`flow/run.sh`:
```
#!/bin/bash
# the make line also repeats each setting of config.mk as NAME=value (left out here)
make -C /OpenROAD-flow-scripts/flow DESIGN_CONFIG=/design/flow/config.mk WORK_HOME=/design/flow/orfs CLKGATE_MAP_FILE= finish
```
`flow/config.mk`:
```
export PLATFORM = sky130hd
export DESIGN_NAME = mac_array
export DESIGN_NICKNAME = mac_array
export VERILOG_FILES = /design/flow/design.v
export SDC_FILE = /design/flow/constraint.sdc
export NUM_CORES = 4
export LEC_CHECK = 0
export CAP_MARGIN = 20
export CORE_MARGIN = 2
export CORE_UTILIZATION = 59
export CTS_CLUSTER_SIZE = 45
export SLEW_MARGIN = 20
export TNS_END_PERCENT = 5
```
`flow/constraint.sdc`:
```
create_clock -name core_clock -period 6.31 [get_ports {clk}]
set_input_delay 1.2620 -clock core_clock [delete_from_list [all_inputs] [get_ports {clk}]]
set_output_delay 1.2620 -clock core_clock [all_outputs]
set_load 0.01 [all_outputs]
```
`flow/design.v`:
```
module vedic_2x2 (
    input  [1:0] a,
    input  [1:0] b,
    output [3:0] product
);
    wire [3:0] partial;
    wire c1, c2;
    assign partial[0] = a[0] & b[0];
    assign partial[1] = a[1] & b[0];
    assign partial[2] = a[0] & b[1];
    assign partial[3] = a[1] & b[1];
    assign product[0] = partial[0];
    assign {c1, product[1]} = partial[1] + partial[2];
    assign {c2, product[2]} = partial[3] + c1;
    assign product[3] = c2;
endmodule
module vedic_mult #(
    parameter WIDTH = 8
)(
    input  [WIDTH-1:0] a,
    input  [WIDTH-1:0] b,
    output [2*WIDTH-1:0] product
);
    generate
        if (WIDTH == 2) begin : base_case
            vedic_2x2 v2x2 (
                .a(a),
                .b(b),
                .product(product)
            );
        end else begin : recursive_case
            localparam HALF_WIDTH = WIDTH / 2;
            wire [WIDTH-1:0] q0, q1, q2, q3;
            wire [2*WIDTH-1:0] aligned_q0, aligned_q1, aligned_q2, aligned_q3;
            wire [2*WIDTH-1:0] temp1, temp2;
            vedic_mult #(HALF_WIDTH) m0 (
                .a(a[HALF_WIDTH-1:0]),
                .b(b[HALF_WIDTH-1:0]),
                .product(q0)
            );
            vedic_mult #(HALF_WIDTH) m1 (
                .a(a[WIDTH-1:HALF_WIDTH]),
                .b(b[HALF_WIDTH-1:0]),
                .product(q1)
            );
            vedic_mult #(HALF_WIDTH) m2 (
                .a(a[HALF_WIDTH-1:0]),
                .b(b[WIDTH-1:HALF_WIDTH]),
                .product(q2)
            );
            vedic_mult #(HALF_WIDTH) m3 (
                .a(a[WIDTH-1:HALF_WIDTH]),
                .b(b[WIDTH-1:HALF_WIDTH]),
                .product(q3)
            );
            assign aligned_q0 = {{WIDTH{1'b0}}, q0};
            assign aligned_q1 = {{HALF_WIDTH{1'b0}}, q1, {HALF_WIDTH{1'b0}}};
            assign aligned_q2 = {{HALF_WIDTH{1'b0}}, q2, {HALF_WIDTH{1'b0}}};
            assign aligned_q3 = {q3, {WIDTH{1'b0}}};
            assign temp1 = aligned_q0 + aligned_q1;
            assign temp2 = temp1 + aligned_q2;
            assign product = temp2 + aligned_q3;
        end
    endgenerate
endmodule
module sigmoid_activation #(
    parameter WIDTH = 16,
    parameter FRAC_BITS = 11
)(
    input  signed [WIDTH-1:0] x,
    output [WIDTH-1:0] y
);
    localparam signed [WIDTH-1:0] NEG_THRESHOLD = -(4 << FRAC_BITS);
    localparam signed [WIDTH-1:0] POS_THRESHOLD = (4 << FRAC_BITS);
    localparam [WIDTH-1:0] ZERO_VAL = {WIDTH{1'b0}};
    localparam [WIDTH-1:0] HALF_VAL = (1 << (WIDTH-1));
    localparam [WIDTH-1:0] ONE_VAL  = {WIDTH{1'b1}};
    reg [WIDTH-1:0] y_reg;
    always @(*) begin
        if ($signed(x) < NEG_THRESHOLD)
            y_reg = ZERO_VAL;
        else if ($signed(x) > POS_THRESHOLD)
            y_reg = ONE_VAL;
        else
            y_reg = HALF_VAL + {{3{x[WIDTH-1]}}, x[WIDTH-1:3]};
    end
    assign y = y_reg;
endmodule
module mac_unit #(
    parameter DATA_WIDTH = 8,
    parameter ACCUM_WIDTH = 32,
    parameter OUTPUT_WIDTH = 16,
    parameter USE_SQRT_CSLA = 1,
    parameter ENABLE_ACTIVATION = 1,
    parameter FRAC_BITS = 11
)(
    input  clk,
    input  rst_n,
    input  enable,
    input  clear_acc,
    input  [DATA_WIDTH-1:0] input_data,
    input  [DATA_WIDTH-1:0] weight,
    output [OUTPUT_WIDTH-1:0] mac_out,
    output [OUTPUT_WIDTH-1:0] activated_out,
    output valid,
    output overflow
);
    localparam MULT_WIDTH = 2 * DATA_WIDTH;
    wire [MULT_WIDTH-1:0] mult_result;
    reg [ACCUM_WIDTH-1:0] accumulator;
    reg [ACCUM_WIDTH-1:0] next_acc;
    wire [ACCUM_WIDTH:0] acc_sum;
    reg overflow_reg;
    reg valid_reg;
    vedic_mult #(
        .WIDTH(DATA_WIDTH)
    ) multiplier (
        .a(input_data),
        .b(weight),
        .product(mult_result)
    );
    assign acc_sum = {1'b0, accumulator} + {{(ACCUM_WIDTH-MULT_WIDTH+1){1'b0}}, mult_result};
    always @(*) begin
        if (enable) begin
            if (clear_acc) begin
                next_acc = {{(ACCUM_WIDTH-MULT_WIDTH){1'b0}}, mult_result};
            end else begin
                next_acc = acc_sum[ACCUM_WIDTH-1:0];
            end
        end else if (clear_acc) begin
            next_acc = {ACCUM_WIDTH{1'b0}};
        end else begin
            next_acc = accumulator;
        end
    end
    always @(posedge clk or negedge rst_n) begin
        if (!rst_n)
            accumulator <= {ACCUM_WIDTH{1'b0}};
        else
            accumulator <= next_acc;
    end
    always @(posedge clk or negedge rst_n) begin
        if (!rst_n)
            overflow_reg <= 1'b0;
        else if (clear_acc)
            overflow_reg <= 1'b0;
        else if (enable && acc_sum[ACCUM_WIDTH])
            overflow_reg <= 1'b1;
    end
    assign overflow = overflow_reg;
    assign mac_out = accumulator[OUTPUT_WIDTH-1:0];
    generate
        if (ENABLE_ACTIVATION) begin : gen_activation
            sigmoid_activation #(
                .WIDTH(OUTPUT_WIDTH),
                .FRAC_BITS(FRAC_BITS)
            ) activation (
                .x(mac_out),
                .y(activated_out)
            );
        end else begin : no_activation
            assign activated_out = mac_out;
        end
    endgenerate
    always @(posedge clk or negedge rst_n) begin
        if (!rst_n)
            valid_reg <= 1'b0;
        else
            valid_reg <= enable;
    end
    assign valid = valid_reg;
endmodule
module mac_array #(
    parameter NUM_CHANNELS = 4,
    parameter DATA_WIDTH = 8,
    parameter ACCUM_WIDTH = 32,
    parameter OUTPUT_WIDTH = 16
)(
    input  clk,
    input  rst_n,
    input  [NUM_CHANNELS-1:0] enable,
    input  [NUM_CHANNELS-1:0] clear_acc,
    input  [DATA_WIDTH*NUM_CHANNELS-1:0] input_data,
    input  [DATA_WIDTH*NUM_CHANNELS-1:0] weight,
    output [OUTPUT_WIDTH*NUM_CHANNELS-1:0] mac_out,
    output [OUTPUT_WIDTH*NUM_CHANNELS-1:0] activated_out,
    output [NUM_CHANNELS-1:0] valid,
    output [NUM_CHANNELS-1:0] overflow
);
    genvar i;
    generate
        for (i = 0; i < NUM_CHANNELS; i = i + 1) begin : mac_channels
            mac_unit #(
                .DATA_WIDTH(DATA_WIDTH),
                .ACCUM_WIDTH(ACCUM_WIDTH),
                .OUTPUT_WIDTH(OUTPUT_WIDTH)
            ) mac_inst (
                .clk(clk),
                .rst_n(rst_n),
                .enable(enable[i]),
                .clear_acc(clear_acc[i]),
                .input_data(input_data[DATA_WIDTH*(i+1)-1:DATA_WIDTH*i]),
                .weight(weight[DATA_WIDTH*(i+1)-1:DATA_WIDTH*i]),
                .mac_out(mac_out[OUTPUT_WIDTH*(i+1)-1:OUTPUT_WIDTH*i]),
                .activated_out(activated_out[OUTPUT_WIDTH*(i+1)-1:OUTPUT_WIDTH*i]),
                .valid(valid[i]),
                .overflow(overflow[i])
            );
        end
    endgenerate
endmodule
```
==> results.sh, run 1 <==
# physical design summary
export IMPL_synthTopLogicFamily="adder cells"
export IMPL_place_inst=3423
export IMPL_r2r_end="mac_channels[3].mac_inst.accumulator[22]"
export IMPL_slew_limit_headroom=0.324
export IMPL_clock_power_uw=1010
export IMPL_rrSetupSlack_ns=3.26
export IMPL_edf_count=0
export IMPL_pg_comb_uw=13000
export IMPL_grt_max_degree=89
export IMPL_power_leader="combinational logic"
export IMPL_dieArea_um2=37700
export IMPL_cp_buffers_inverters=4
export IMPL_p_seq_uw=1360
export IMPL_ys_seq_frac=0.160
export IMPL_endpoint_kind="flip-flop"
export IMPL_synthCells=2526
export IMPL_peakVddDrop_v=0.000637
export IMPL_fin_cells=3495
export IMPL_worstHoldStart="mac_channels[1].mac_inst.overflow_reg"
export IMPL_cts_buffer_depth=2
export IMPL_fin_crit_sh=1.14
export IMPL_ys_top_cells_by_count="ha_1 (364), inv_1 (266), and2_1 (260)"
export IMPL_hp_class="reg -> reg"
export IMPL_ys_cells=2526
export IMPL_p_seq_frac=0.088
export IMPL_vias_per_cell=5.73
export IMPL_rr_worst_depth=10
export IMPL_flop_cell="dfrtp_1"
export IMPL_cp_required_ns=6.62
export IMPL_synth_area_um2=21300
export IMPL_grt_pass1_wl_um=96700
export IMPL_drt_wl_total_um=61900
export IMPL_ys_flops=136
export IMPL_drt_iter0_drc=922
export IMPL_critPathMaxStageDelay_ns=0.54
export IMPL_synth_cell_type_count=67
export IMPL_drv_cap=0
export IMPL_grt_antenna_before_repair=0
export IMPL_p_switching_uw=6920
export IMPL_power_internal_uw=8430
export IMPL_synth_most_common_cell="ha_1"
export IMPL_gp_congestion=0.924
export IMPL_clkPwrFrac=0.066
export IMPL_p_comb_frac=0.846
export IMPL_io_buffers=209
export IMPL_final_hold_viol_count=0
export IMPL_cts_sinks=136
export IMPL_detail_route_first_pass_iterations=6
export IMPL_max_freq_mhz=139
export IMPL_worstSetupStartpoint="input_data[11]"
export IMPL_cp_arrival_ns=7.53
export IMPL_path_clk_slew_ns=0.06
export IMPL_hold_buffers=0
export IMPL_outcome="complete, but fails checks"
export IMPL_diodes=0
export IMPL_fin_setup_tns_ns=-63.19
export IMPL_num_rows=69
export IMPL_num_vias=20000
export IMPL_fin_nets=3563
export IMPL_topCellsByArea="ha_1 (21%), dfrtp_1 (16%), fa_1 (9.8%), and2_1 (7.6%), inv_1 (4.7%)"
export IMPL_drv_slew=0
export IMPL_core_um2=35600
export IMPL_gr_total_overflow=0
export IMPL_synthAdderAreaFrac=0.312
export IMPL_fin_util=0.817
export IMPL_final_antenna_net_count=0
export IMPL_synth_mux_area_fraction=0.0221
export IMPL_p_per_area_nw_per_um2=528
export IMPL_ys_area_um2=21300
export IMPL_synth_warnings=2
export IMPL_r2r_start="mac_channels[3].mac_inst.accumulator[0]"
export IMPL_h_tree_depth=4
export IMPL_die_height_um=194
export IMPL_synth_top_area_share=0.214
export IMPL_leakagePower_uw=0.0144
export IMPL_setup_ws_ns=-0.910
export IMPL_tool_warnings=43
export IMPL_root_buffer="clkbuf_16"
export IMPL_failed_checks="negative setup slack"
export IMPL_cp_start_kind="primary input"
export IMPL_fp_util=0.599
export IMPL_drc_errors=0
export IMPL_io_pins=210
export IMPL_xor_share=0.0797
export IMPL_synth_async_sr_flop_share=1.00
export IMPL_endpoint="mac_channels[1].mac_inst.accumulator[26]"
export IMPL_swShare=0.451
export IMPL_chipWidth_um=194
export IMPL_simple_gate_area_frac=0.193
export IMPL_whs_path_depth=2
export IMPL_synthAoiAreaFrac=0.151
export IMPL_areaGrowthSynthToFinish_pct=36.3
export IMPL_cts_buffers=17
export IMPL_critPathMaxFanout=8
export IMPL_crit_type="in -> reg"
export IMPL_clock_skew_ns=0.0131
export IMPL_dp_hpwl_um=43800
export IMPL_avgSynthCellArea_um2=8.44
export IMPL_synth_nets=3068
export IMPL_holdPathEnd="mac_channels[1].mac_inst.overflow_reg"
export IMPL_critPathTopFamily="adder cells"
export IMPL_min_period_ns=7.22
export IMPL_avgRoutedWirePerCell_um=17.7
export IMPL_insertion_delay_ns=0.45
export IMPL_grt_pass1_vias=20600
export IMPL_path_depth=30
export IMPL_cpMaxStageDelayCell="fa_1"
export IMPL_grt_setup_unrepaired="true"
export IMPL_tightestPinTransition_ns=1.01
export IMPL_cts_tree="yes"
export IMPL_grt_usage=0.305
export IMPL_setup_viol=94
export IMPL_largest_area_cell="ha_1"
==> metal layers <==
metal	wire [um]	share of wire	GRT usage	vias up
met5	0	0	0	-
li1	-	-	-	9548
met4	1470	0.024	0.0892	0
met1	25800	0.42	0.382	9740
met3	2630	0.042	0.0310	122
met2	32100	0.52	0.553	621
==> stage by stage <==
stage	power, uW	instance area, um2	setup WS, ns	hold WS [ns]
floorplan	7440	21600	-0.955	0.464
global placement	11600	26100	-1.89	0.482
detailed placement	11900	26100	-2.08	0.499
CTS	14000	27800	-0.916	0.513
global route	16500	29100	-1.15	0.529
finish	15400	29100	-0.910	0.510
==> cell type report <==
class	count	area, um2
well taps	461	577
flip-flops and latches	136	3400
clock buffers	20	447
multi-input cells	2000	18400
fillers	2270	6520
repair buffers	599	5110
inverters	267	1000
clock inverters	12	116
==> what timing repair did <==
| action | in CTS | in global routing |
|---|---|---|
| pin swaps | 204 | 192 |
| hold endpoints to repair | 0 | 0 |
| setup buffers | 22 | 19 |
| resized | 278 | 229 |
| cloned | 1 | 0 |
| setup endpoints to repair | 104 | 103 |
==> inputs of run 2 (changes only) <==
- ABC_AREA: unset -> 0
- CAP_MARGIN: 20 -> 15
- CELL_PAD_IN_SITES_DETAIL_PLACEMENT: unset -> 2
- CORE_ASPECT_RATIO: unset -> 0.85
- CORE_UTILIZATION: 59 -> 67
- CTS_CLUSTER_SIZE: 45 -> unset
- MAX_ROUTING_LAYER: unset -> met5
- PLACE_DENSITY: unset -> 0.81
- SLEW_MARGIN: 20 -> 25
- TNS_END_PERCENT: 5 -> unset
- clock period: 6.31 -> 6.94 ns (I/O delays scaled with it)
==> run 2 against run 1 <==
Effect of this change: the run now fails in detailed placement (3_5_place_dp); synthesized cell count stayed put; synthesized area stayed put; die area is 12% lower.
==> results.sh, run 2 <==
# yosys + openroad results
export IMPL_synthAoiAreaFrac=0.151
export IMPL_core_um2=31500
export IMPL_xor_share=0.0797
export IMPL_synth_area_um2=21300
export IMPL_synth_mux_area_fraction=0.0221
export IMPL_haltStage="detailed placement (3_5_place_dp)"
export IMPL_ys_flops=136
export IMPL_io_buffers=209
export IMPL_dieArea_um2=33300
export IMPL_simple_gate_area_frac=0.193
export IMPL_ys_cells=2526
export IMPL_avgSynthCellArea_um2=8.44
export IMPL_fp_util=0.678
export IMPL_synth_most_common_cell="ha_1"
export IMPL_io_pins=210
export IMPL_largest_area_cell="ha_1"
export IMPL_synth_nets=3068
export IMPL_synth_async_sr_flop_share=1.00
export IMPL_synth_cell_type_count=67
export IMPL_synth_warnings=2
export IMPL_stop_error="Error: detail_place.tcl, 38 bad optional access"
export IMPL_synthAdderAreaFrac=0.312
export IMPL_topCellsByArea="ha_1 (21%), dfrtp_1 (16%), fa_1 (9.8%), and2_1 (7.6%), inv_1 (4.7%)"
export IMPL_synthTopLogicFamily="adder cells"
export IMPL_synthCells=2526
export IMPL_synth_top_area_share=0.214
export IMPL_ys_top_cells_by_count="ha_1 (364), inv_1 (266), and2_1 (260)"
export IMPL_outcome="stopped before the end"
export IMPL_num_rows=60
export IMPL_flop_cell="dfrtp_1"
export IMPL_gp_congestion=0.950
export IMPL_die_height_um=168
export IMPL_chipWidth_um=197
export IMPL_ys_seq_frac=0.160
export IMPL_ys_area_um2=21300
export IMPL_edf_count=0
## run 2: through the flow
stage / cells / worst slack, ns / cell area [um2] / TNS, ns / total power (uW)
floorplan: 2526 / -0.420 / 22000 / -8.87 / 7080
global placement: 3328 / -1.14 / 26200 / -86.71 / 10500
==> inputs of run 3 (changes only) <==
- ABC_AREA: 0 -> unset
- CAP_MARGIN: 15 -> 20
- CELL_PAD_IN_SITES_DETAIL_PLACEMENT: 2 -> unset
- CORE_ASPECT_RATIO: 0.85 -> unset
- CORE_UTILIZATION: 67 -> 40
- CTS_CLUSTER_DIAMETER: unset -> 258
- CTS_CLUSTER_SIZE: unset -> 92
- MAX_ROUTING_LAYER: met5 -> unset
- PLACE_DENSITY: 0.81 -> 0.35
- SLEW_MARGIN: 25 -> 20
- TNS_END_PERCENT: unset -> 35
- clock period: 6.94 -> 8.5 ns (I/O delays scaled with it)
==> run 3 against run 2 <==
Effect of this change: the run now finishes clean; die area increased by 66%; synthesized cell count stayed put; synthesized area unchanged.
==> results.sh, run 3 <==
# physical design summary
export IMPL_topCellsByArea="ha_1 (21%), dfrtp_1 (16%), fa_1 (9.8%), and2_1 (7.6%), inv_1 (4.7%)"
export IMPL_io_buffers=209
export IMPL_post_dp_cell_area_um2=25100
export IMPL_max_freq_mhz=122
export IMPL_endpoint="mac_channels[2].mac_inst.accumulator[23]"
export IMPL_ys_flops=136
export IMPL_drt_wl_total_um=56400
export IMPL_num_vias=18100
export IMPL_pg_comb_uw=7100
export IMPL_slew_limit_headroom=0.256
export IMPL_final_hold_viol_count=0
export IMPL_avgSynthCellArea_um2=8.44
export IMPL_diodes=0
export IMPL_largest_area_cell="ha_1"
export IMPL_fp_util=0.405
export IMPL_synth_async_sr_flop_share=1.00
export IMPL_dp_hpwl_um=46000
export IMPL_r2r_end="mac_channels[3].mac_inst.accumulator[22]"
export IMPL_insertion_delay_ns=0.48
export IMPL_r2r_start="mac_channels[3].mac_inst.accumulator[0]"
export IMPL_hp_class="reg -> reg"
export IMPL_drc_errors=0
export IMPL_cp_required_ns=8.89
export IMPL_cts_sinks=136
export IMPL_rr_worst_depth=10
export IMPL_chipWidth_um=235
export IMPL_setup_viol=0
export IMPL_cts_tree="yes"
export IMPL_place_inst=3506
export IMPL_drv_slew=0
export IMPL_postLayoutCellArea_um2=25800
export IMPL_p_comb_frac=0.797
export IMPL_die_height_um=235
export IMPL_p_seq_uw=1010
export IMPL_clkPwrFrac=0.089
export IMPL_synthCells=2526
export IMPL_rrSetupSlack_ns=5.48
export IMPL_path_depth=27
export IMPL_ys_top_cells_by_count="ha_1 (364), inv_1 (266), and2_1 (260)"
export IMPL_ys_cells=2526
export IMPL_cts_buffers=17
export IMPL_edf_count=0
export IMPL_worstSetupStartpoint="weight[16]"
export IMPL_peakVddDrop_v=0.000193
export IMPL_synthTopLogicFamily="adder cells"
export IMPL_gr_total_overflow=0
export IMPL_holdPathEnd="mac_channels[1].mac_inst.overflow_reg"
export IMPL_synth_warnings=2
export IMPL_whs_path_depth=2
export IMPL_fillers=5144
export IMPL_cpMaxStageDelayCell="fa_1"
export IMPL_final_antenna_net_count=0
export IMPL_grt_max_degree=73
export IMPL_detail_route_first_pass_iterations=5
export IMPL_p_switching_uw=4100
export IMPL_cp_start_kind="primary input"
export IMPL_synthAdderAreaFrac=0.312
export IMPL_avgRoutedWirePerCell_um=16.0
export IMPL_setup_ws_ns=0.271
export IMPL_xor_share=0.0797
export IMPL_power_internal_uw=4810
export IMPL_num_rows=84
export IMPL_core_um2=52700
export IMPL_tightestPinTransition_ns=1.11
export IMPL_min_period_ns=8.23
export IMPL_p_seq_frac=0.114
export IMPL_gp_congestion=0.820
export IMPL_synth_most_common_cell="ha_1"
export IMPL_synth_top_area_share=0.214
export IMPL_synth_mux_area_fraction=0.0221
export IMPL_grt_antenna_before_repair=0
export IMPL_endpoint_kind="flip-flop"
export IMPL_h_tree_depth=4
export IMPL_flop_cell="dfrtp_1"
export IMPL_fin_crit_sh=0.968
export IMPL_drv_cap=0
export IMPL_dieArea_um2=55200
export IMPL_leakagePower_uw=0.0133
export IMPL_fin_cells=3538
export IMPL_power_leader="combinational logic"
export IMPL_grt_pass1_wl_um=94300
export IMPL_synth_cell_type_count=67
export IMPL_ys_area_um2=21300
export IMPL_io_pins=210
export IMPL_cp_buffers_inverters=4
export IMPL_ys_seq_frac=0.160
export IMPL_crit_top_cell="ha_1"
export IMPL_fin_nets=3379
export IMPL_critPathMaxFanout=16
export IMPL_pre_cts_ws_ns=-0.468
export IMPL_grt_usage=0.207
export IMPL_tool_warnings=40
export IMPL_critPathMaxStageDelay_ns=0.52
export IMPL_cts_buffer_depth=2
export IMPL_root_buffer="clkbuf_16"
export IMPL_simple_gate_area_frac=0.193
export IMPL_clock_skew_ns=0.0151
export IMPL_outcome="complete, no violations"
export IMPL_synthAoiAreaFrac=0.151
export IMPL_hold_buffers=0
export IMPL_swShare=0.460
export IMPL_vias_per_cell=5.11
export IMPL_p_per_area_nw_per_um2=345
export IMPL_cp_arrival_ns=8.62
export IMPL_drt_iter0_drc=785
export IMPL_cts_setup_buffers=0
export IMPL_clock_power_uw=793
export IMPL_synth_nets=3068
export IMPL_grt_pass1_vias=18400
export IMPL_path_clk_slew_ns=0.07
export IMPL_areaGrowthSynthToFinish_pct=21.0
export IMPL_crit_type="in -> reg"
export IMPL_synth_area_um2=21300
export IMPL_critPathTopFamily="adder cells"
export IMPL_worstHoldStart="mac_channels[1].mac_inst.overflow_reg"
export IMPL_fin_util=0.490
-- run 3: what timing repair did --
| item | 4_1_cts | 5_1_grt |
|---|---|---|
| hold endpoints to repair | 0 | 0 |
| resized | 0 | 29 |
| endpoints found under the setup margin | 0 | 51 |
-- run 3: final cells by class --
type | instances | area [um2] | area share
multi-input combinational | 2000 | 16300 | 0.631
tap | 688 | 861 | 0.0334
clock inverter | 13 | 170 | 0.00659
sequential | 136 | 3400 | 0.132
clock buffer | 19 | 433 | 0.0168
inverter | 267 | 1000 | 0.0388
timing repair buffer | 415 | 3650 | 0.142
-- run 3: metal layers --
metal,vias to the layer above,GRT usage,part of all wire
met3,39,0.0271,0.023
met4,0,0.0449,0.014
li1,9181,-,-
met2,217,0.351,0.47
met5,-,0,0
met1,8632,0.282,0.49
-- run 3: through the flow --
step	hold slack, ns	power, uW	setup TNS, ns
2_1_floorplan	0.464	5380	0
3_3_place_gp	0.508	8000	-9.37
3_5_place_dp	0.522	8020	-14.81
4_1_cts	0.538	8880	0
5_1_grt	0.560	9800	-0.0200
6_report	0.520	8900	0
==> inputs of run 4 (changes only) <==
- CORE_UTILIZATION: 40 -> 72
- CTS_CLUSTER_DIAMETER: 258 -> unset
- CTS_CLUSTER_SIZE: 92 -> 50
- PLACE_DENSITY: 0.35 -> unset
- PLACE_DENSITY_LB_ADDON: unset -> 0.0
- SETUP_SLACK_MARGIN: unset -> 1.49
- TNS_END_PERCENT: 35 -> 5
- clock period: 8.5 -> 5.59 ns (I/O delays scaled with it)
==> run 4 against run 3 <==
Effect of this change: the run now fails in global routing (5_1_grt); synthesized area unchanged; synthesized cell count stayed put; die area down 44%.
==> results.sh, run 4 <==
# yosys + openroad results
export IMPL_dieArea_um2=31000
export IMPL_num_rows=62
export IMPL_outcome="stopped before the end"
export IMPL_dp_hpwl_um=48700
export IMPL_core_um2=28900
export IMPL_xor_share=0.0797
export IMPL_grt_usage=0.725
export IMPL_synthTopLogicFamily="adder cells"
export IMPL_simple_gate_area_frac=0.193
export IMPL_ys_area_um2=21300
export IMPL_synthCells=2526
export IMPL_ys_seq_frac=0.160
export IMPL_synthAoiAreaFrac=0.151
export IMPL_die_height_um=176
export IMPL_avgSynthCellArea_um2=8.44
export IMPL_synth_async_sr_flop_share=1.00
export IMPL_pre_cts_ws_ns=-2.74
export IMPL_cts_sinks=136
export IMPL_synth_warnings=2
export IMPL_largest_area_cell="ha_1"
export IMPL_fp_util=0.737
export IMPL_gp_congestion=0.935
export IMPL_synth_mux_area_fraction=0.0221
export IMPL_gr_total_overflow=22
export IMPL_h_tree_depth=4
export IMPL_synth_cell_type_count=67
export IMPL_root_buffer="clkbuf_16"
export IMPL_synth_top_area_share=0.214
export IMPL_io_buffers=209
export IMPL_synthAdderAreaFrac=0.312
export IMPL_cts_buffer_depth=2
export IMPL_topCellsByArea="ha_1 (21%), dfrtp_1 (16%), fa_1 (9.8%), and2_1 (7.6%), inv_1 (4.7%)"
export IMPL_io_pins=210
export IMPL_chipWidth_um=176
export IMPL_stop_error="[ERROR GRT-0116] Global routing finished with congestion. Check the congestion regions in the DRC Viewer."
export IMPL_ys_cells=2526
export IMPL_synth_most_common_cell="ha_1"
export IMPL_post_dp_cell_area_um2=25900
export IMPL_synth_area_um2=21300
export IMPL_ys_flops=136
export IMPL_haltStage="global routing (5_1_grt)"
export IMPL_ys_top_cells_by_count="ha_1 (364), inv_1 (266), and2_1 (260)"
export IMPL_cts_buffers=17
export IMPL_hold_buffers=0
export IMPL_flop_cell="dfrtp_1"
export IMPL_edf_count=0
export IMPL_synth_nets=3068
-- run 4: layer usage --
layer	overflow	track usage
met5	0	0.115
met2	8	0.946
met4	14	0.771
met1	0	0.703
met3	0	0.523
-- run 4: repair_timing --
action | in CTS
setup buffers | 40
endpoints found under the hold margin | 0
resized | 360
pin swaps | 203
endpoints found under the setup margin | 118
gates cloned | 1
-- run 4: per-stage QoR --
step	std cells	setup TNS (ns)
2_1_floorplan	2526	-126.24
3_3_place_gp	3329	-218.27
3_5_place_dp	3329	-245.42
4_1_cts	3401	-142.39
==> inputs of run 5 (changes only) <==
- CORE_UTILIZATION: 72 -> 40
- CTS_CLUSTER_SIZE: 50 -> unset
- PLACE_DENSITY_LB_ADDON: 0.0 -> unset
- SETUP_SLACK_MARGIN: 1.49 -> unset
- TNS_END_PERCENT: 5 -> unset
- clock period: 5.59 -> 7.01 ns (I/O delays scaled with it)
==> run 5 against run 4 <==
Effect of this change: now fails the layout checks on negative setup slack; synthesized area unchanged; die area increased by 78%; synthesized cell count unchanged.
==> results.sh, run 5 <==
# physical design summary
export IMPL_ys_top_cells_by_count="ha_1 (364), inv_1 (266), and2_1 (260)"
export IMPL_clock_skew_ns=0.00968
export IMPL_hold_buffers=0
export IMPL_cpMaxStageDelayCell="fa_1"
export IMPL_grt_setup_unrepaired="true"
export IMPL_p_per_area_nw_per_um2=474
export IMPL_drv_cap=0
export IMPL_vias_per_cell=5.16
export IMPL_cts_buffer_depth=2
export IMPL_synth_most_common_cell="ha_1"
export IMPL_crit_type="in -> reg"
export IMPL_detail_route_first_pass_iterations=5
export IMPL_cts_sinks=136
export IMPL_rrSetupSlack_ns=4.01
export IMPL_num_vias=19300
export IMPL_rr_worst_depth=10
export IMPL_place_inst=3639
export IMPL_clock_power_uw=981
export IMPL_ys_seq_frac=0.160
export IMPL_synthTopLogicFamily="adder cells"
export IMPL_root_buffer="clkbuf_16"
export IMPL_gp_congestion=0.869
export IMPL_tool_warnings=41
export IMPL_worstSetupStartpoint="input_data[16]"
export IMPL_avgSynthCellArea_um2=8.44
export IMPL_num_rows=84
export IMPL_drc_errors=0
export IMPL_synthAoiAreaFrac=0.151
export IMPL_dp_hpwl_um=46000
export IMPL_avgRoutedWirePerCell_um=16.1
export IMPL_drv_slew=0
export IMPL_r2r_end="mac_channels[3].mac_inst.accumulator[22]"
export IMPL_xor_share=0.0797
export IMPL_tightestPinTransition_ns=0.953
export IMPL_chipWidth_um=235
export IMPL_core_um2=52700
export IMPL_endpoint="mac_channels[2].mac_inst.accumulator[25]"
export IMPL_grt_pass1_vias=20500
export IMPL_slew_limit_headroom=0.362
export IMPL_edf_count=0
export IMPL_p_seq_uw=1240
export IMPL_p_comb_frac=0.846
export IMPL_max_freq_mhz=137
export IMPL_grt_pass1_wl_um=100000
export IMPL_p_switching_uw=6370
export IMPL_synth_async_sr_flop_share=1.00
export IMPL_synth_cell_type_count=67
export IMPL_setup_ws_ns=-0.282
export IMPL_cp_start_kind="primary input"
export IMPL_path_clk_slew_ns=0.06
export IMPL_fin_crit_sh=1.04
export IMPL_ys_flops=136
export IMPL_fin_nets=3594
export IMPL_synth_mux_area_fraction=0.0221
export IMPL_power_total_uw=14500
export IMPL_ys_area_um2=21300
export IMPL_pre_cts_ws_ns=-1.25
export IMPL_io_buffers=209
export IMPL_peakVddDrop_v=0.000296
export IMPL_cts_buffers=17
export IMPL_leakagePower_uw=0.0148
export IMPL_outcome="complete, but fails checks"
export IMPL_insertion_delay_ns=0.45
export IMPL_grt_usage=0.215
export IMPL_cts_tree="yes"
export IMPL_fin_cells=3752
export IMPL_final_hold_viol_count=0
export IMPL_holdPathEnd="mac_channels[1].mac_inst.overflow_reg"
export IMPL_final_antenna_net_count=0
export IMPL_setup_viol=52
export IMPL_drt_wl_total_um=60400
export IMPL_areaGrowthSynthToFinish_pct=43.0
export IMPL_flop_cell="dfrtp_1"
export IMPL_p_seq_frac=0.086
export IMPL_hp_class="reg -> reg"
export IMPL_ys_cells=2526
export IMPL_pg_comb_uw=12200
export IMPL_min_period_ns=7.29
export IMPL_h_tree_depth=4
export IMPL_endpoint_kind="flip-flop"
export IMPL_critPathMaxStageDelay_ns=0.54
export IMPL_cp_arrival_ns=7.66
export IMPL_r2r_start="mac_channels[3].mac_inst.accumulator[0]"
export IMPL_worstHoldStart="mac_channels[1].mac_inst.overflow_reg"
export IMPL_topCellsByArea="ha_1 (21%), dfrtp_1 (16%), fa_1 (9.8%), and2_1 (7.6%), inv_1 (4.7%)"
export IMPL_cp_buffers_inverters=5
export IMPL_synthAdderAreaFrac=0.312
export IMPL_grt_max_degree=80
export IMPL_power_leader="combinational logic"
export IMPL_synth_area_um2=21300
export IMPL_power_internal_uw=8080
export IMPL_synthCells=2526
export IMPL_synth_warnings=2
export IMPL_fp_util=0.405
export IMPL_simple_gate_area_frac=0.193
export IMPL_die_height_um=235
export IMPL_diodes=0
export IMPL_cp_required_ns=7.38
export IMPL_grt_antenna_before_repair=0
export IMPL_critPathTopFamily="adder cells"
export IMPL_io_pins=210
export IMPL_drt_iter0_drc=675
export IMPL_synth_top_area_share=0.214
export IMPL_path_depth=28
export IMPL_largest_area_cell="ha_1"
export IMPL_whs_path_depth=2
export IMPL_synth_nets=3068
export IMPL_failed_checks="negative setup slack"
export IMPL_dieArea_um2=55200
export IMPL_gr_total_overflow=0
export IMPL_swShare=0.441
export IMPL_critPathMaxFanout=8
export IMPL_clkPwrFrac=0.068
## run 5: cell type report
type	count	area (um2)
clock buffer	20	447
clock inverter	11	174
fill	4536	22200
inverter	267	1000
multi-input combinational	2000	19100
sequential	136	3400
tap	688	861
timing repair buffer	630	5540
## run 5: through the flow
stage	instance area (um2)	TNS (ns)	hold WS, ns	utilization
final	30500	-5.62	0.509	0.579
after global routing	30500	-18.13	0.555	0.579
after CTS	28900	-6.76	0.524	0.549
after detailed placement	26700	-93.11	0.513	0.507
after global placement	26700	-83.68	0.499	0.507
after floorplan	22000	-6.81	0.464	-
## run 5: what timing repair did
item,in CTS,in global routing
gates resized,375,258
setup endpoints to repair,95,93
pin swaps,294,229
cloned,1,0
setup buffers,50,43
## run 5: layer usage
| layer | part of all wire | track usage |
|---|---|---|
| met1 | 0.45 | 0.277 |
| met2 | 0.50 | 0.382 |
| met3 | 0.027 | 0.0261 |
| met4 | 0.014 | 0.0510 |
| met5 | 0 | 0 |
==> inputs of run 6 (changes only) <==
- CAP_MARGIN: 20 -> 15
- CELL_PAD_IN_SITES_DETAIL_PLACEMENT: unset -> 1
- CELL_PAD_IN_SITES_GLOBAL_PLACEMENT: unset -> 1
- CORE_ASPECT_RATIO: unset -> 0.71
- CORE_MARGIN: 2 -> 4
- CTS_CLUSTER_DIAMETER: unset -> 292
- CTS_CLUSTER_SIZE: unset -> 96
- GPL_ROUTABILITY_DRIVEN: unset -> 1
- GPL_TIMING_DRIVEN: unset -> 0
- HOLD_SLACK_MARGIN: unset -> 0.01
- MAX_ROUTING_LAYER: unset -> met5
- SETUP_SLACK_MARGIN: unset -> 2.04
- TNS_END_PERCENT: unset -> 25
- clock period: 7.01 -> 9.7 ns (I/O delays scaled with it)
==> run 6 against run 5 <==
Effect of this change: now clean on timing, DRC and antenna; register-to-register slack better by 2.4 ns; via count down 1.0%; synthesized cell count unchanged; synthesized area unchanged; critical endpoint is now mac_channels[2].mac_inst.accumulator[17]; largest power group unchanged; highest routed layer unchanged.
==> results.sh, run 6 <==
# physical design summary
export IMPL_r2r_end="mac_channels[3].mac_inst.accumulator[22]"
export IMPL_hp_class="reg -> reg"
export IMPL_root_buffer="clkbuf_16"
export IMPL_swShare=0.492
export IMPL_cts_tree="yes"
export IMPL_hold_buffers=0
export IMPL_grt_antenna_before_repair=0
export IMPL_diodes=0
export IMPL_flop_cell="dfrtp_1"
export IMPL_r2r_start="mac_channels[3].mac_inst.accumulator[0]"
export IMPL_chipWidth_um=282
export IMPL_endpoint="mac_channels[2].mac_inst.accumulator[17]"
export IMPL_grt_pass1_wl_um=109000
export IMPL_avgRoutedWirePerCell_um=19.2
export IMPL_cp_start_kind="primary input"
export IMPL_largest_area_cell="ha_1"
export IMPL_synth_cell_type_count=67
export IMPL_synth_nets=3068
export IMPL_rrSetupSlack_ns=6.41
export IMPL_cts_buffer_depth=2
export IMPL_clock_skew_ns=0.0148
export IMPL_grt_max_degree=73
export IMPL_rr_worst_depth=10
export IMPL_p_seq_uw=893
export IMPL_whs_path_depth=2
export IMPL_grt_usage=0.233
export IMPL_num_rows=70
export IMPL_cp_buffers_inverters=3
export IMPL_drt_iter0_drc=924
export IMPL_ys_seq_frac=0.160
export IMPL_max_freq_mhz=124
export IMPL_crit_type="in -> reg"
export IMPL_min_period_ns=8.05
export IMPL_xor_share=0.0797
export IMPL_synth_top_area_share=0.214
export IMPL_drt_wl_total_um=68000
export IMPL_pg_comb_uw=7110
export IMPL_insertion_delay_ns=0.45
export IMPL_detail_route_first_pass_iterations=5
export IMPL_vias_per_cell=5.40
export IMPL_simple_gate_area_frac=0.193
export IMPL_io_buffers=208
export IMPL_fin_cells=3547
export IMPL_gr_total_overflow=0
export IMPL_cp_required_ns=10.07
export IMPL_synth_area_um2=21300
export IMPL_ys_top_cells_by_count="ha_1 (364), inv_1 (266), and2_1 (260)"
export IMPL_grt_setup_unrepaired="true"
export IMPL_crit_top_cell="ha_4"
export IMPL_synthAoiAreaFrac=0.151
export IMPL_dp_hpwl_um=52200
export IMPL_cp_arrival_ns=8.42
export IMPL_synth_warnings=2
export IMPL_power_leader="combinational logic"
export IMPL_power_internal_uw=4410
export IMPL_hold_ws_ns=0.499
export IMPL_critPathMaxStageDelay_ns=0.54
export IMPL_tool_warnings=42
export IMPL_fp_util=0.409
export IMPL_cpMaxStageDelayCell="or4_4"
export IMPL_path_clk_slew_ns=0.07
export IMPL_peakVddDrop_v=0.000167
export IMPL_leakagePower_uw=0.0135
export IMPL_fin_nets=3392
export IMPL_ys_flops=136
export IMPL_avgSynthCellArea_um2=8.44
export IMPL_postLayoutCellArea_um2=27500
export IMPL_core_um2=52100
export IMPL_post_dp_cell_area_um2=24700
export IMPL_setup_viol=0
export IMPL_ys_cells=2526
export IMPL_clkPwrFrac=0.078
export IMPL_final_hold_viol_count=0
export IMPL_critPathMaxFanout=8
export IMPL_topCellsByArea="ha_1 (21%), dfrtp_1 (16%), fa_1 (9.8%), and2_1 (7.6%), inv_1 (4.7%)"
export IMPL_fin_crit_sh=0.830
export IMPL_synth_most_common_cell="ha_1"
export IMPL_p_comb_frac=0.819
export IMPL_ys_area_um2=21300
export IMPL_p_per_area_nw_per_um2=316
export IMPL_dieArea_um2=57100
export IMPL_cts_sinks=136
export IMPL_critPathTopFamily="adder cells"
export IMPL_synth_mux_area_fraction=0.0221
export IMPL_holdPathEnd="mac_channels[1].mac_inst.overflow_reg"
export IMPL_p_switching_uw=4270
export IMPL_drv_cap=0
export IMPL_worstSetupStartpoint="weight[16]"
export IMPL_gp_congestion=0.832
export IMPL_synth_async_sr_flop_share=1.00
export IMPL_synthCells=2526
export IMPL_path_depth=27
export IMPL_tightestPinTransition_ns=0.902
export IMPL_edf_count=0
export IMPL_p_seq_frac=0.103
export IMPL_slew_limit_headroom=0.396
export IMPL_place_inst=3419
export IMPL_final_antenna_net_count=0
export IMPL_fin_setup_tns_ns=0
export IMPL_h_tree_depth=4
export IMPL_drv_slew=0
export IMPL_drc_errors=0
export IMPL_num_vias=19100
export IMPL_synthTopLogicFamily="adder cells"
export IMPL_die_height_um=203
export IMPL_areaGrowthSynthToFinish_pct=29.1
export IMPL_cts_buffers=17
export IMPL_grt_pass1_vias=20600
export IMPL_io_pins=210
export IMPL_endpoint_kind="flip-flop"
export IMPL_clock_power_uw=675
export IMPL_synthAdderAreaFrac=0.312
export IMPL_worstHoldStart="mac_channels[1].mac_inst.overflow_reg"
export IMPL_outcome="complete, no violations"
==> run 6: what timing repair did <==
| item | 4_1_cts | 5_1_grt |
|---|---|---|
| buffers inserted | 63 | 32 |
| cloned | 1 | 0 |
| setup endpoints to repair | 95 | 89 |
| gates resized | 382 | 179 |
| endpoints found under the hold margin | 0 | 0 |
| pin swaps | 155 | 149 |
==> run 6: layout make-up <==
class,count,area [um2]
Buffer,123,807
Clock buffer,17,425
Clock inverter,15,151
Fill cell,6052,24600
Inverter,267,1000
Multi-Input combinational cell,2000,18000
Sequential cell,136,3400
Tap cell,684,856
Timing Repair Buffer,305,2840
==> run 6: per-stage QoR <==
| step | util | setup WS, ns | power, uW |
|---|---|---|---|
| detailed placement | 0.474 | 0.246 | 6680 |
| global route | 0.528 | 1.41 | 9390 |
| finish | 0.528 | 1.65 | 8680 |
| global placement | 0.473 | 0.218 | 6530 |
| CTS | 0.510 | 1.69 | 8050 |
| floorplan | - | 1.76 | 4890 |
==> run 6: layer usage <==
metal  global-route usage  vias to the layer above  part of all wire
met5                    0                        -                 0
met4               0.0308                        0            0.0079
met3               0.0267                       47             0.030
met2                0.385                      272              0.47
met1                0.335                     9649              0.49
li1                     -                     9179                 -
==> inputs of run 7 (changes only) <==
- CAP_MARGIN: 15 -> 25
- CELL_PAD_IN_SITES_GLOBAL_PLACEMENT: 1 -> unset
- CORE_ASPECT_RATIO: 0.71 -> 1.03
- CORE_MARGIN: 4 -> 8
- CORE_UTILIZATION: 40 -> 50
- CTS_CLUSTER_DIAMETER: 292 -> 83
- CTS_CLUSTER_SIZE: 96 -> 47
- GPL_ROUTABILITY_DRIVEN: 1 -> 0
- HOLD_SLACK_MARGIN: 0.01 -> 0.22
- MAX_ROUTING_LAYER: met5 -> unset
- MIN_ROUTING_LAYER: unset -> met2
- PLACE_DENSITY_LB_ADDON: unset -> 0.02
- SETUP_SLACK_MARGIN: 2.04 -> 0.36
- TNS_END_PERCENT: 25 -> 90
- clock period: 9.7 -> 8.5 ns (I/O delays scaled with it)
==> run 7 against run 6 <==
Effect of this change: sequential power increased by about 20%; critical path type unchanged; critical endpoint is now mac_channels[2].mac_inst.accumulator[25]; cell count decreased by 5.2%; synthesized area unchanged.
==> results.sh, run 7 <==
# physical design summary
export IMPL_flop_area_um2=3400
export IMPL_peakVddDrop_v=0.000275
export IMPL_grt_usage=0.402
export IMPL_fin_nets=3344
export IMPL_cpMaxStageDelayCell="fa_2"
export IMPL_r2r_start="mac_channels[3].mac_inst.accumulator[0]"
export IMPL_final_antenna_net_count=0
export IMPL_setup_ws_ns=0.378
export IMPL_p_per_area_nw_per_um2=374
export IMPL_largest_area_cell="ha_1"
export IMPL_p_switching_uw=5030
export IMPL_io_buffers=208
export IMPL_synth_most_common_cell="ha_1"
export IMPL_power_internal_uw=4680
export IMPL_io_pins=210
export IMPL_whs_path_depth=2
export IMPL_leakagePower_uw=0.0132
export IMPL_dieArea_um2=49500
export IMPL_rr_worst_depth=10
export IMPL_grt_max_degree=88
export IMPL_synthAoiAreaFrac=0.151
export IMPL_synth_async_sr_flop_share=1.00
export IMPL_place_inst=3282
export IMPL_ys_top_cells_by_count="ha_1 (364), inv_1 (266), and2_1 (260)"
export IMPL_drt_wl_total_um=69700
export IMPL_simple_gate_area_frac=0.193
export IMPL_tool_warnings=39
export IMPL_final_hold_viol_count=0
export IMPL_pre_cts_ws_ns=-1.11
export IMPL_tightestPinTransition_ns=1.06
export IMPL_synth_warnings=2
export IMPL_holdPathEnd="mac_channels[1].mac_inst.overflow_reg"
export IMPL_grt_pass1_wl_um=108000
export IMPL_ys_seq_frac=0.160
export IMPL_hp_class="reg -> reg"
export IMPL_topCellsByArea="ha_1 (21%), dfrtp_1 (16%), fa_1 (9.8%), and2_1 (7.6%), inv_1 (4.7%)"
export IMPL_fin_cells=3362
export IMPL_ys_area_um2=21300
export IMPL_dp_hpwl_um=50100
export IMPL_drt_iter0_drc=4731
export IMPL_max_freq_mhz=123
export IMPL_critPathMaxStageDelay_ns=0.52
export IMPL_flop_cell="dfrtp_1"
export IMPL_min_period_ns=8.12
export IMPL_clock_power_uw=825
export IMPL_vias_per_cell=8.05
export IMPL_fin_crit_sh=0.956
export IMPL_xor_share=0.0797
export IMPL_power_leader="combinational logic"
export IMPL_critPathTopFamily="adder cells"
export IMPL_num_rows=76
export IMPL_synth_area_um2=21300
export IMPL_worstHoldStart="mac_channels[1].mac_inst.overflow_reg"
export IMPL_synthAdderAreaFrac=0.312
export IMPL_clkPwrFrac=0.085
export IMPL_grt_pass1_vias=30800
export IMPL_synthCells=2526
export IMPL_endpoint="mac_channels[2].mac_inst.accumulator[25]"
export IMPL_rrSetupSlack_ns=5.31
export IMPL_grt_setup_unrepaired="true"
export IMPL_die_height_um=226
export IMPL_cts_buffer_depth=2
export IMPL_avgRoutedWirePerCell_um=20.7
export IMPL_synth_mux_area_fraction=0.0221
export IMPL_core_um2=41900
export IMPL_edf_count=0
export IMPL_slew_limit_headroom=0.294
export IMPL_path_depth=29
export IMPL_cts_buffers=17
export IMPL_setup_viol=0
export IMPL_num_vias=27100
export IMPL_cp_required_ns=8.88
export IMPL_areaGrowthSynthToFinish_pct=21.9
export IMPL_pg_comb_uw=7840
export IMPL_synth_nets=3068
export IMPL_cts_tree="yes"
export IMPL_grt_antenna_before_repair=0
export IMPL_cp_buffers_inverters=5
export IMPL_clock_skew_ns=0.0148
export IMPL_p_comb_frac=0.807
export IMPL_fillers=4940
export IMPL_chipWidth_um=219
export IMPL_avgSynthCellArea_um2=8.44
export IMPL_synth_top_area_share=0.214
export IMPL_r2r_end="mac_channels[3].mac_inst.accumulator[22]"
export IMPL_drv_slew=0
export IMPL_ys_flops=136
export IMPL_drv_cap=0
export IMPL_synth_cell_type_count=67
export IMPL_cp_arrival_ns=8.50
export IMPL_insertion_delay_ns=0.46
export IMPL_gr_total_overflow=0
export IMPL_critPathMaxFanout=8
export IMPL_detail_route_first_pass_iterations=17
export IMPL_cts_sinks=136
export IMPL_p_seq_uw=1050
export IMPL_synthTopLogicFamily="adder cells"
export IMPL_hold_buffers=0
export IMPL_endpoint_kind="flip-flop"
export IMPL_swShare=0.518
export IMPL_crit_top_cell="ha_1"
export IMPL_fp_util=0.508
export IMPL_h_tree_depth=4
export IMPL_p_seq_frac=0.108
export IMPL_cp_start_kind="primary input"
export IMPL_ys_cells=2526
export IMPL_worstSetupStartpoint="weight[16]"
export IMPL_drc_errors=0
export IMPL_logic_area_um2=17100
export IMPL_crit_type="in -> reg"
export IMPL_path_clk_slew_ns=0.08
export IMPL_root_buffer="clkbuf_16"
export IMPL_outcome="complete, no violations"
## run 7: timing repair
action / CTS / global route
buffers inserted: 22 / 24
gates cloned: 1 / 0
resized: 146 / 201
hold endpoints to repair: 0 / 0
pin swaps: 47 / 88
setup endpoints to repair: 85 / 88
## run 7: layout make-up
type,instances,share of cell area
Timing Repair Buffer,257,0.0919
Clock inverter,13,0.00650
Buffer,123,0.0303
Multi-Input combinational cell,2000,0.658
Tap cell,546,0.0263
Inverter,267,0.0386
Clock buffer,19,0.0170
Antenna cell,1,0.0000963
Sequential cell,136,0.131
## run 7: per-stage QoR
stage | cell area [um2] | hold slack [ns] | total power [uW] | TNS [ns] | util
4_1_cts | 25400 | 0.509 | 8670 | 0 | 0.605
3_5_place_dp | 24100 | 0.496 | 7400 | -55.13 | 0.575
5_1_grt | 26000 | 0.550 | 10300 | 0 | 0.620
6_report | 26000 | 0.514 | 9710 | 0 | 0.620
2_1_floorplan | 21300 | 0.464 | 5390 | 0 | -
3_3_place_gp | 24100 | 0.487 | 7100 | -73.33 | 0.575
## run 7: routing by layer
layer,up-vias,part of all wire,global-route usage,routed length [um]
met5,-,0.0049,0.0989,344
met4,16,0.091,0.0781,6370
met3,1032,0.37,0.510,25900
met2,7549,0.53,0.502,37000
met1,9435,0,-,0
li1,9024,-,-,-
==> inputs of run 8 (changes only) <==
- CAP_MARGIN: 25 -> 15
- CELL_PAD_IN_SITES_DETAIL_PLACEMENT: 1 -> unset
- CORE_ASPECT_RATIO: 1.03 -> 0.88
- CORE_MARGIN: 8 -> 2
- CORE_UTILIZATION: 50 -> 40
- CTS_CLUSTER_DIAMETER: 83 -> 292
- CTS_CLUSTER_SIZE: 47 -> 39
- GPL_ROUTABILITY_DRIVEN: 0 -> 1
- GPL_TIMING_DRIVEN: 0 -> unset
- HOLD_SLACK_MARGIN: 0.22 -> 0.01
- MAX_ROUTING_LAYER: unset -> met4
- MIN_ROUTING_LAYER: met2 -> unset
- PLACE_DENSITY_LB_ADDON: 0.02 -> unset
- SETUP_SLACK_MARGIN: 0.36 -> 2.04
- TNS_END_PERCENT: 90 -> unset
==> run 8 against run 7 <==
Effect of this change: still clean on timing, DRC and antenna; power grew 21%; hold slack worse by 0.0082 ns; via count shrank 31%; clock-buffer cell count unchanged; core utilization decreased by 6.5 points; sequential share of layout area is 1.5 points lower; routed wire length is 14% lower; cell count up 5.3%; critical path depth down 2; clock power is about 10% lower; synthesized area stayed put; highest routed layer is now met4.
==> results.sh, run 8 <==
# physical design summary
export IMPL_grt_max_degree=79
export IMPL_hp_class="reg -> reg"
export IMPL_cts_buffer_depth=2
export IMPL_fp_util=0.404
export IMPL_critPathMaxFanout=6
export IMPL_fin_setup_tns_ns=0
export IMPL_worstSetupStartpoint="weight[17]"
export IMPL_final_hold_viol_count=0
export IMPL_synth_warnings=2
export IMPL_dieArea_um2=55200
export IMPL_clock_skew_ns=0.0170
export IMPL_synth_top_area_share=0.214
export IMPL_avgSynthCellArea_um2=8.44
export IMPL_ys_top_cells_by_count="ha_1 (364), inv_1 (266), and2_1 (260)"
export IMPL_cts_tree="yes"
export IMPL_cp_required_ns=8.84
export IMPL_hold_ws_ns=0.505
export IMPL_areaGrowthSynthToFinish_pct=37.5
export IMPL_io_pins=210
export IMPL_rrSetupSlack_ns=5.35
export IMPL_synth_async_sr_flop_share=1.00
export IMPL_drc_errors=0
export IMPL_endpoint="mac_channels[2].mac_inst.accumulator[24]"
export IMPL_xor_share=0.0797
export IMPL_r2r_end="mac_channels[3].mac_inst.accumulator[18]"
export IMPL_cp_start_kind="primary input"
export IMPL_endpoint_kind="flip-flop"
export IMPL_postLayoutCellArea_um2=29300
export IMPL_cp_arrival_ns=7.93
export IMPL_grt_usage=0.218
export IMPL_flop_cell="dfrtp_1"
export IMPL_outcome="complete, no violations"
export IMPL_tightestPinTransition_ns=1.07
export IMPL_die_height_um=221
export IMPL_dp_hpwl_um=43400
export IMPL_grt_antenna_before_repair=0
export IMPL_simple_gate_area_frac=0.193
export IMPL_r2r_start="mac_channels[3].mac_inst.accumulator[0]"
export IMPL_cpMaxStageDelayCell="or4_4"
export IMPL_synthTopLogicFamily="adder cells"
export IMPL_swShare=0.473
export IMPL_p_per_area_nw_per_um2=401
export IMPL_ys_flops=136
export IMPL_peakVddDrop_v=0.000297
export IMPL_max_freq_mhz=132
export IMPL_cts_buffers=17
export IMPL_grt_pass1_vias=19200
export IMPL_rr_worst_depth=11
export IMPL_synthCells=2526
export IMPL_cts_sinks=136
export IMPL_topCellsByArea="ha_1 (21%), dfrtp_1 (16%), fa_1 (9.8%), and2_1 (7.6%), inv_1 (4.7%)"
export IMPL_min_period_ns=7.59
export IMPL_p_comb_frac=0.849
export IMPL_synth_area_um2=21300
export IMPL_p_seq_uw=1030
export IMPL_drt_wl_total_um=59900
export IMPL_holdPathEnd="mac_channels[1].mac_inst.overflow_reg"
export IMPL_crit_top_cell="ha_4"
export IMPL_power_leader="combinational logic"
export IMPL_h_tree_depth=4
export IMPL_fin_nets=3381
export IMPL_critPathTopFamily="adder cells"
export IMPL_power_internal_uw=6200
export IMPL_power_total_uw=11700
export IMPL_synth_mux_area_fraction=0.0221
export IMPL_place_inst=3359
export IMPL_gp_congestion=0.857
export IMPL_largest_area_cell="ha_1"
export IMPL_num_vias=18800
export IMPL_edf_count=0
export IMPL_ys_cells=2526
export IMPL_grt_pass1_wl_um=96500
export IMPL_worstHoldStart="mac_channels[1].mac_inst.overflow_reg"
export IMPL_tool_warnings=41
export IMPL_avgRoutedWirePerCell_um=16.9
export IMPL_synthAoiAreaFrac=0.151
export IMPL_fin_crit_sh=0.893
export IMPL_path_clk_slew_ns=0.07
export IMPL_ys_area_um2=21300
export IMPL_drt_iter0_drc=879
export IMPL_num_rows=79
export IMPL_detail_route_first_pass_iterations=5
export IMPL_pg_comb_uw=9980
export IMPL_synth_cell_type_count=67
export IMPL_final_antenna_net_count=0
export IMPL_critPathMaxStageDelay_ns=0.50
export IMPL_p_seq_frac=0.087
export IMPL_vias_per_cell=5.31
export IMPL_path_depth=27
export IMPL_fin_cells=3540
export IMPL_ys_seq_frac=0.160
export IMPL_insertion_delay_ns=0.46
export IMPL_io_buffers=209
export IMPL_drv_cap=0
export IMPL_setup_viol=0
export IMPL_post_dp_cell_area_um2=25100
export IMPL_p_switching_uw=5550
export IMPL_synthAdderAreaFrac=0.312
export IMPL_cp_buffers_inverters=2
export IMPL_leakagePower_uw=0.0137
export IMPL_whs_path_depth=2
export IMPL_core_um2=52800
export IMPL_clock_power_uw=741
export IMPL_crit_type="in -> reg"
export IMPL_gr_total_overflow=0
export IMPL_diodes=0
export IMPL_slew_limit_headroom=0.282
export IMPL_root_buffer="clkbuf_16"
export IMPL_clkPwrFrac=0.063
export IMPL_synth_nets=3068
export IMPL_grt_setup_unrepaired="true"
export IMPL_chipWidth_um=250
export IMPL_synth_most_common_cell="ha_1"
export IMPL_drv_slew=0
-- run 8: metal layers --
metal / vias up / GRT usage / part of all wire
met2: 339 / 0.360 / 0.48
li1: 9163 / - / -
met5: - / - / 0
met3: 64 / 0.0252 / 0.030
met4: 0 / 0.0537 / 0.017
met1: 9217 / 0.288 / 0.47
-- run 8: layout make-up --
class / count / area (um2)
well taps: 688 / 861
clock inverters: 13 / 121
multi-input cells: 2000 / 19600
flip-flops and latches: 136 / 3400
repair buffers: 417 / 3910
fillers: 4594 / 23500
inverters: 267 / 1000
clock buffers: 19 / 433
-- run 8: timing repair --
item,CTS,global route
setup buffers,109,39
endpoints found under the setup margin,105,103
pin swaps,315,207
hold endpoints to repair,0,0
hold buffers,0,0
gates resized,396,199
cloned,1,0
-- run 8: stage by stage --
| step | utilization | setup slack [ns] |
|---|---|---|
| 5_1_grt | 0.555 | 0.702 |
| 2_1_floorplan | - | 0.831 |
| 3_3_place_gp | 0.476 | 0.0757 |
| 4_1_cts | 0.531 | 0.785 |
| 3_5_place_dp | 0.476 | -0.0721 |
| 6_report | 0.555 | 0.912 |
==> inputs of run 9 (changes only) <==
- CAP_MARGIN: 15 -> 20
- CORE_ASPECT_RATIO: 0.88 -> unset
- CORE_UTILIZATION: 40 -> 66
- CTS_CLUSTER_DIAMETER: 292 -> unset
- CTS_CLUSTER_SIZE: 39 -> 62
- GPL_ROUTABILITY_DRIVEN: 1 -> unset
- HOLD_SLACK_MARGIN: 0.01 -> unset
- MAX_ROUTING_LAYER: met4 -> unset
- SETUP_SLACK_MARGIN: 2.04 -> unset
- clock period: 8.5 -> 6.96 ns (I/O delays scaled with it)
==> run 9 against run 8 <==
Effect of this change: the flow now stops in global routing (5_1_grt); synthesized cell count did not move; die area down 39%; synthesized area stayed put.
==> results.sh, run 9 <==
# yosys + openroad results
export IMPL_outcome="stopped before the end"
export IMPL_haltStage="global routing (5_1_grt)"
export IMPL_stop_error="[ERROR GRT-0232] Routing congestion too high. Check the congestion heatmap in the GUI."
export IMPL_gp_congestion=0.906
export IMPL_cts_sinks=136
export IMPL_synth_mux_area_fraction=0.0221
export IMPL_synthTopLogicFamily="adder cells"
export IMPL_h_tree_depth=4
export IMPL_avgSynthCellArea_um2=8.44
export IMPL_synthCells=2526
export IMPL_root_buffer="clkbuf_16"
export IMPL_dieArea_um2=33800
export IMPL_hold_buffers=0
export IMPL_synth_area_um2=21300
export IMPL_ys_area_um2=21300
export IMPL_synth_top_area_share=0.214
export IMPL_die_height_um=184
export IMPL_cts_buffers=17
export IMPL_io_buffers=209
export IMPL_synth_warnings=2
export IMPL_simple_gate_area_frac=0.193
export IMPL_topCellsByArea="ha_1 (21%), dfrtp_1 (16%), fa_1 (9.8%), and2_1 (7.6%), inv_1 (4.7%)"
export IMPL_gr_total_overflow=161
export IMPL_io_pins=210
export IMPL_dp_hpwl_um=45900
export IMPL_ys_cells=2526
export IMPL_xor_share=0.0797
export IMPL_synth_cell_type_count=67
export IMPL_ys_top_cells_by_count="ha_1 (364), inv_1 (266), and2_1 (260)"
export IMPL_synthAdderAreaFrac=0.312
export IMPL_core_um2=31700
export IMPL_flop_cell="dfrtp_1"
export IMPL_chipWidth_um=184
export IMPL_largest_area_cell="ha_1"
export IMPL_synthAoiAreaFrac=0.151
export IMPL_place_inst=3336
export IMPL_fp_util=0.672
export IMPL_synth_async_sr_flop_share=1.00
export IMPL_synth_most_common_cell="ha_1"
export IMPL_ys_seq_frac=0.160
export IMPL_num_rows=65
export IMPL_cts_buffer_depth=2
export IMPL_ys_flops=136
export IMPL_synth_nets=3068
export IMPL_edf_count=0
export IMPL_grt_usage=0.777
-- run 9: what timing repair did --
action | 4_1_cts
setup endpoints to repair | 96
buffers inserted | 60
pin swaps | 322
cloned | 1
endpoints found under the hold margin | 0
gates resized | 402
-- run 9: stage by stage --
step,worst slack (ns),setup TNS (ns),instance area [um2]
4_1_cts,-0.395,-11.47,28600
3_5_place_dp,-1.29,-101.70,26200
3_3_place_gp,-1.10,-83.40,26200
2_1_floorplan,-0.404,-8.29,22000
-- run 9: metal layers --
| metal | track usage | GRT overflow |
|---|---|---|
| met5 | 0.184 | 0 |
| met4 | 0.827 | 50 |
| met3 | 0.607 | 1 |
| met2 | 0.966 | 108 |
| met1 | 0.757 | 2 |
==> inputs of run 10 (changes only) <==
- ABC_AREA: unset -> 1
- CAP_MARGIN: 20 -> 0
- CELL_PAD_IN_SITES_GLOBAL_PLACEMENT: unset -> 3
- CORE_ASPECT_RATIO: unset -> 0.5
- CORE_UTILIZATION: 66 -> 32
- CTS_CLUSTER_DIAMETER: unset -> 336
- CTS_CLUSTER_SIZE: 62 -> 98
- GPL_ROUTABILITY_DRIVEN: unset -> 0
- PLACE_DENSITY_LB_ADDON: unset -> 0.06
- SLEW_MARGIN: 20 -> 0
- TNS_END_PERCENT: unset -> 15
- clock period: 6.96 -> 8.5 ns (I/O delays scaled with it)
==> run 10 against run 9 <==
Effect of this change: now clean on timing, DRC and antenna; synthesized cell count up 50%; synthesized area grew 13%; die area grew 130%.
==> results.sh, run 10 <==
# physical design summary
export IMPL_p_seq_frac=0.116
export IMPL_synth_mux_area_fraction=0
export IMPL_min_period_ns=7.85
export IMPL_simple_gate_area_frac=0.295
export IMPL_use_met1=0.251
export IMPL_rr_worst_depth=14
export IMPL_fin_crit_sh=0.924
export IMPL_cts_buffers=17
export IMPL_num_vias=22000
export IMPL_cpMaxStageDelayCell="clkdlybuf4s50_1"
export IMPL_root_buffer="clkbuf_16"
export IMPL_edf_count=0
export IMPL_synthTopLogicFamily="simple AND/OR/NAND/NOR gates"
export IMPL_fin_util=0.365
export IMPL_grt_setup_unrepaired="false"
export IMPL_grt_usage=0.195
export IMPL_grt_antenna_before_repair=1
export IMPL_grt_use_met3=0.0249
export IMPL_cp_start_kind="primary input"
export IMPL_grt_pass1_vias=23000
export IMPL_cp_arrival_ns=8.23
export IMPL_worstHoldStart="mac_channels[0].mac_inst.overflow_reg"
export IMPL_holdPathEnd="mac_channels[0].mac_inst.overflow_reg"
export IMPL_synth_nets=4339
export IMPL_ys_area_um2=24100
export IMPL_clkPwrFrac=0.091
export IMPL_fp_util=0.322
export IMPL_setup_ws_ns=0.647
export IMPL_drt_wl_total_um=71600
export IMPL_p_per_area_nw_per_um2=311
export IMPL_ys_seq_frac=0.141
export IMPL_p_seq_uw=981
export IMPL_insertion_delay_ns=0.49
export IMPL_setup_viol=0
export IMPL_detail_route_first_pass_iterations=5
export IMPL_dp_hpwl_um=59500
export IMPL_clock_power_uw=774
export IMPL_io_pins=210
export IMPL_tightestPinTransition_ns=0.922
export IMPL_swShare=0.559
export IMPL_die_height_um=198
export IMPL_fin_setup_tns_ns=0
export IMPL_cts_tree="yes"
export IMPL_vias_per_cell=4.48
export IMPL_use_met2=0.343
export IMPL_synthCells=3797
export IMPL_drc_errors=0
export IMPL_power_total_uw=8480
export IMPL_ys_flops=136
export IMPL_drv_slew=0
export IMPL_avgSynthCellArea_um2=6.34
export IMPL_synthAoiAreaFrac=0.0724
export IMPL_synth_top_area_share=0.189
export IMPL_rrSetupSlack_ns=5.96
export IMPL_final_hold_viol_count=0
export IMPL_cts_setup_buffers=0
export IMPL_path_depth=34
export IMPL_largest_area_cell="ha_1"
export IMPL_r2r_end="mac_channels[2].mac_inst.accumulator[28]"
export IMPL_synth_most_common_cell="nand2_1"
export IMPL_power_leader="combinational logic"
export IMPL_drv_cap=0
export IMPL_pg_comb_uw=6730
export IMPL_critPathMaxFanout=8
export IMPL_hp_class="reg -> reg"
export IMPL_cp_buffers_inverters=4
export IMPL_r2r_start="mac_channels[2].mac_inst.accumulator[0]"
export IMPL_endpoint="mac_channels[1].mac_inst.accumulator[30]"
export IMPL_num_rows=71
export IMPL_cts_sinks=136
export IMPL_crit_type="in -> reg"
export IMPL_h_tree_depth=4
export IMPL_synth_async_sr_flop_share=1.00
export IMPL_core_um2=74800
export IMPL_pre_cts_ws_ns=0.149
export IMPL_avgRoutedWirePerCell_um=14.6
export IMPL_fin_nets=4421
export IMPL_path_clk_slew_ns=0.07
export IMPL_final_antenna_net_count=0
export IMPL_endpoint_kind="flip-flop"
export IMPL_xor_share=0.0375
export IMPL_topCellsByArea="ha_1 (19%), nand2_1 (16%), dfrtp_1 (14%), inv_1 (13%), fa_1 (8.7%)"
export IMPL_max_freq_mhz=127
export IMPL_grt_max_degree=75
export IMPL_clock_skew_ns=0.0171
export IMPL_gr_total_overflow=0
export IMPL_grt_pass1_wl_um=120000
export IMPL_p_switching_uw=4740
export IMPL_io_buffers=209
export IMPL_top_usage_layer="met2"
export IMPL_tool_warnings=38
export IMPL_outcome="complete, no violations"
export IMPL_chipWidth_um=392
export IMPL_cts_resized=0
export IMPL_slew_limit_headroom=0.385
export IMPL_cp_required_ns=8.88
export IMPL_power_internal_uw=3740
export IMPL_critPathTopFamily="adder cells"
export IMPL_critPathMaxStageDelay_ns=0.58
export IMPL_synth_cell_type_count=37
export IMPL_cts_buffer_depth=2
export IMPL_synth_warnings=2
export IMPL_flop_cell="dfrtp_1"
export IMPL_dieArea_um2=77500
export IMPL_crit_top_cell="nand2_1"
export IMPL_drt_iter0_drc=1001
export IMPL_leakagePower_uw=0.0164
export IMPL_hold_buffers=0
export IMPL_ys_top_cells_by_count="nand2_1 (1055), inv_1 (861), ha_1 (364)"
export IMPL_p_comb_frac=0.793
export IMPL_fillers=8282
export IMPL_synth_area_um2=24100
export IMPL_whs_path_depth=2
export IMPL_ys_cells=3797
export IMPL_peakVddDrop_v=0.000212
export IMPL_worstSetupStartpoint="weight[8]"
export IMPL_synthAdderAreaFrac=0.276
export IMPL_areaGrowthSynthToFinish_pct=13.3
==> run 10: layer usage <==
layer | wire [um] | share of wire | vias to the layer above
li1 | - | - | 11700
met2 | 33700 | 0.47 | 191
met1 | 35100 | 0.49 | 10000
met4 | 1330 | 0.019 | 0
met5 | 0 | 0 | -
met3 | 1450 | 0.020 | 50
==> run 10: cell type report <==
class / instances / area [um2] / area share
well taps: 1022 / 1280 / 0.0469
clock inverters: 12 / 118 / 0.00431
inverters: 865 / 3250 / 0.119
clock buffers: 19 / 443 / 0.0162
multi-input cells: 2608 / 16400 / 0.600
flip-flops and latches: 136 / 3400 / 0.125
repair buffers: 251 / 2410 / 0.0883
diodes: 1 / 2.50 / 0.0000917
==> run 10: metrics by stage <==
stage	std cells	hold slack (ns)	instance area, um2
after global routing	4914	0.550	27300
after CTS	4913	0.521	27300
after detailed placement	4882	0.509	26700
final	4914	0.516	27300
after floorplan	3797	0.496	24100
after global placement	4882	0.505	26700
Power is estimated from default activity; no workload was simulated.
